run A:
==> flow/design.v <==
module ResonantLowPassFilter(
    input clk,
    input signed [15:0] audio_in,
    input signed [15:0] cutoff,
    input signed [15:0] resonance,
    input signed [15:0] gain,
    input reset_n,
    output reg signed [15:0] filtered_audio
);
    parameter [15:0] MAX_POS_VALUE = 16'h7FFF;
    parameter [15:0] MIN_NEG_VALUE = -16'h8000;
    reg signed [15:0] state;
    reg signed [15:0] feedback;
    reg signed [15:0] output_reg;
    reg signed [15:0] alpha;
    reg signed [15:0] beta;
    reg signed [15:0] gamma;
    wire signed [31:0] fb_prod  = $signed(state) * $signed(beta);
    wire signed [31:0] out_prod = $signed(state) * $signed(alpha);
    wire signed [16:0] fb_full  = fb_prod >>> 15;
    wire signed [16:0] out_full = out_prod >>> 15;
    wire signed [16:0] st_full  = $signed(audio_in) - $signed(feedback);
    wire signed [16:0] fa_full  = $signed(output_reg) + ($signed(gamma) >>> 1);
    function signed [15:0] sat17;
        input signed [16:0] v;
        begin
            if (v > $signed({MAX_POS_VALUE[15], MAX_POS_VALUE}))
                sat17 = $signed(MAX_POS_VALUE);
            else if (v < $signed({MIN_NEG_VALUE[15], MIN_NEG_VALUE}))
                sat17 = $signed(MIN_NEG_VALUE);
            else
                sat17 = v[15:0];
        end
    endfunction
    always @(posedge clk or negedge reset_n) begin
        if (!reset_n) begin
            state <= $signed(16'h0000);
            feedback <= $signed(16'h0000);
            output_reg <= $signed(16'h0000);
            alpha <= $signed(16'h0000);
            beta <= $signed(16'h0000);
            gamma <= $signed(16'h0000);
            filtered_audio <= $signed(16'h0000);
        end else begin
            alpha <= $signed(cutoff);
            beta <= $signed(resonance);
            gamma <= $signed(gain);
            feedback <= sat17(fb_full);
            state <= sat17(st_full);
            output_reg <= sat17(out_full);
            filtered_audio <= sat17(fa_full);  
        end
    end
endmodule
export LEC_CHECK = 0
export CAP_MARGIN = 20
export CORE_MARGIN = 7
export CORE_UTILIZATION = 40
export CTS_CLUSTER_DIAMETER = 34
export GPL_ROUTABILITY_DRIVEN = 0
export MAX_ROUTING_LAYER = met4
export PLACE_DENSITY_LB_ADDON = 0.09
export SLEW_MARGIN = 20
create_clock -name core_clock -period 7.0 [get_ports {clk}]
run.sh (not shown) runs the stock make flow with config.mk's settings and CLKGATE_MAP_FILE=.
[inputs] run B vs run A
diff --git a/flow/config.mk b/flow/config.mk
--- a/flow/config.mk
+++ b/flow/config.mk
@@ -9,6 +9,5 @@
-export CORE_MARGIN = 7
-export CORE_UTILIZATION = 40
-export CTS_CLUSTER_DIAMETER = 34
-export GPL_ROUTABILITY_DRIVEN = 0
-export MAX_ROUTING_LAYER = met4
-export PLACE_DENSITY_LB_ADDON = 0.09
+export CORE_MARGIN = 5
+export CORE_UTILIZATION = 46
+export HOLD_SLACK_MARGIN = 0.13
+export MIN_ROUTING_LAYER = met2
+export PLACE_DENSITY_LB_ADDON = 0.02
### Flow results
- Run B finished all stages; the layout is clean.
- Note that the chip area recorded for run B amounts to 0.848 times the value seen in run A.
- Going from run A to run B, depth of the critical timing path with buffers and inverters included went up; detailed-routing iteration count for the pre-antenna-repair pass shrank by 1; number of endpoints with negative hold slack in the final report shows no meaningful change; inverter tally of the final layout excluding the clock network stayed essentially flat.
- met5 as the top routing layer in use was reported by run B, and met4 by run A.
- Start point of the critical path = state[7]$_DFF_PN0_: run B; start point of the critical path = state[3]$_DFF_PN0_: run A
- Looking at ratio of final minimum period to clock period, run B sits 0.44 points below run A.
- The higher final non-filler cell area of run B and run A is in run A.
> inputs changed (run B -> run C)
diff --git a/flow/config.mk b/flow/config.mk
--- a/flow/config.mk
+++ b/flow/config.mk
@@ -9,5 +9,2 @@
-export CORE_MARGIN = 5
-export CORE_UTILIZATION = 46
-export HOLD_SLACK_MARGIN = 0.13
-export MIN_ROUTING_LAYER = met2
-export PLACE_DENSITY_LB_ADDON = 0.02
+export CORE_MARGIN = 2
+export CORE_UTILIZATION = 40
### Flow results
The final layouts of run C and run B pass the timing, DRC and antenna checks.
met2 as the busiest metal layer after global routing was reported by run C, and met3 by run B.
On peak clock frequency supported by timing, run C and run B are neck and neck.
Looking at critical path launch point, the state[7]$_DFF_PN0_ result is from run B; the alpha[4]$_DFF_PN0_ one comes from run C.
Run B → run C: sum of routed wire segments on met1 now larger; tightest slew margin relative to the limit now smaller; slew of the pin with the lowest slew margin now larger.
Re portion of the clock cycle consumed by the worst path in the final layout: run C and run B aren't equal, and the lower value belongs to run C.
For run D, these inputs were changed with respect to run C:
diff --git a/flow/config.mk b/flow/config.mk
--- a/flow/config.mk
+++ b/flow/config.mk
@@ -8,0 +9 @@
+export CELL_PAD_IN_SITES_GLOBAL_PLACEMENT = 1
@@ -11 +12,6 @@
-export SLEW_MARGIN = 20
+export CTS_CLUSTER_DIAMETER = 345
+export CTS_CLUSTER_SIZE = 100
+export HOLD_SLACK_MARGIN = -0.1
+export SETUP_SLACK_MARGIN = 0.05
+export SLEW_MARGIN = 10
+export TNS_END_PERCENT = 20
--- outcome ---
- Run D ended with more largest clock skew in the final design than run C.
- Per the comparison of run D with run C, area after synthesis saw little to no change, worst slack on hold paths +0.018 ns.
- Run C → run D: met3 layer usage reported by global route held steady, worst path required time grew by 0.02 ns, sequential share of layout area held steady.
Changes in run E relative to run D:
==> flow/config.mk <==
export PLATFORM = sky130hd
export DESIGN_NAME = ResonantLowPassFilter
export DESIGN_NICKNAME = ResonantLowPassFilter
export VERILOG_FILES = /design/flow/design.v
export SDC_FILE = /design/flow/constraint.sdc
export NUM_CORES = 4
export LEC_CHECK = 0
export CAP_MARGIN = 20
export CORE_MARGIN = 2
export CORE_UTILIZATION = 55
export CTS_CLUSTER_DIAMETER = 218
export CTS_CLUSTER_SIZE = 100
export HOLD_SLACK_MARGIN = 0.25
export SETUP_SLACK_MARGIN = -0.63
export SLEW_MARGIN = 20
export TNS_END_PERCENT = 5
Findings:
The non-clock buffer share of cell area of run D and that of run E are within noise of each other.
In the tables for run D and run E, diode insertion count for antenna repair reads lower with run E.
Compared with run D, placed standard-cell area in run E decreased slightly.
From run D to run E the numbers moved as follows: flip-flop and latch area shows a reduction of 0.49%; global-route wire length before repair went down by 3.8 mm.
Run E reached the final stage; the timing, DRC and antenna checks on its layout passed.
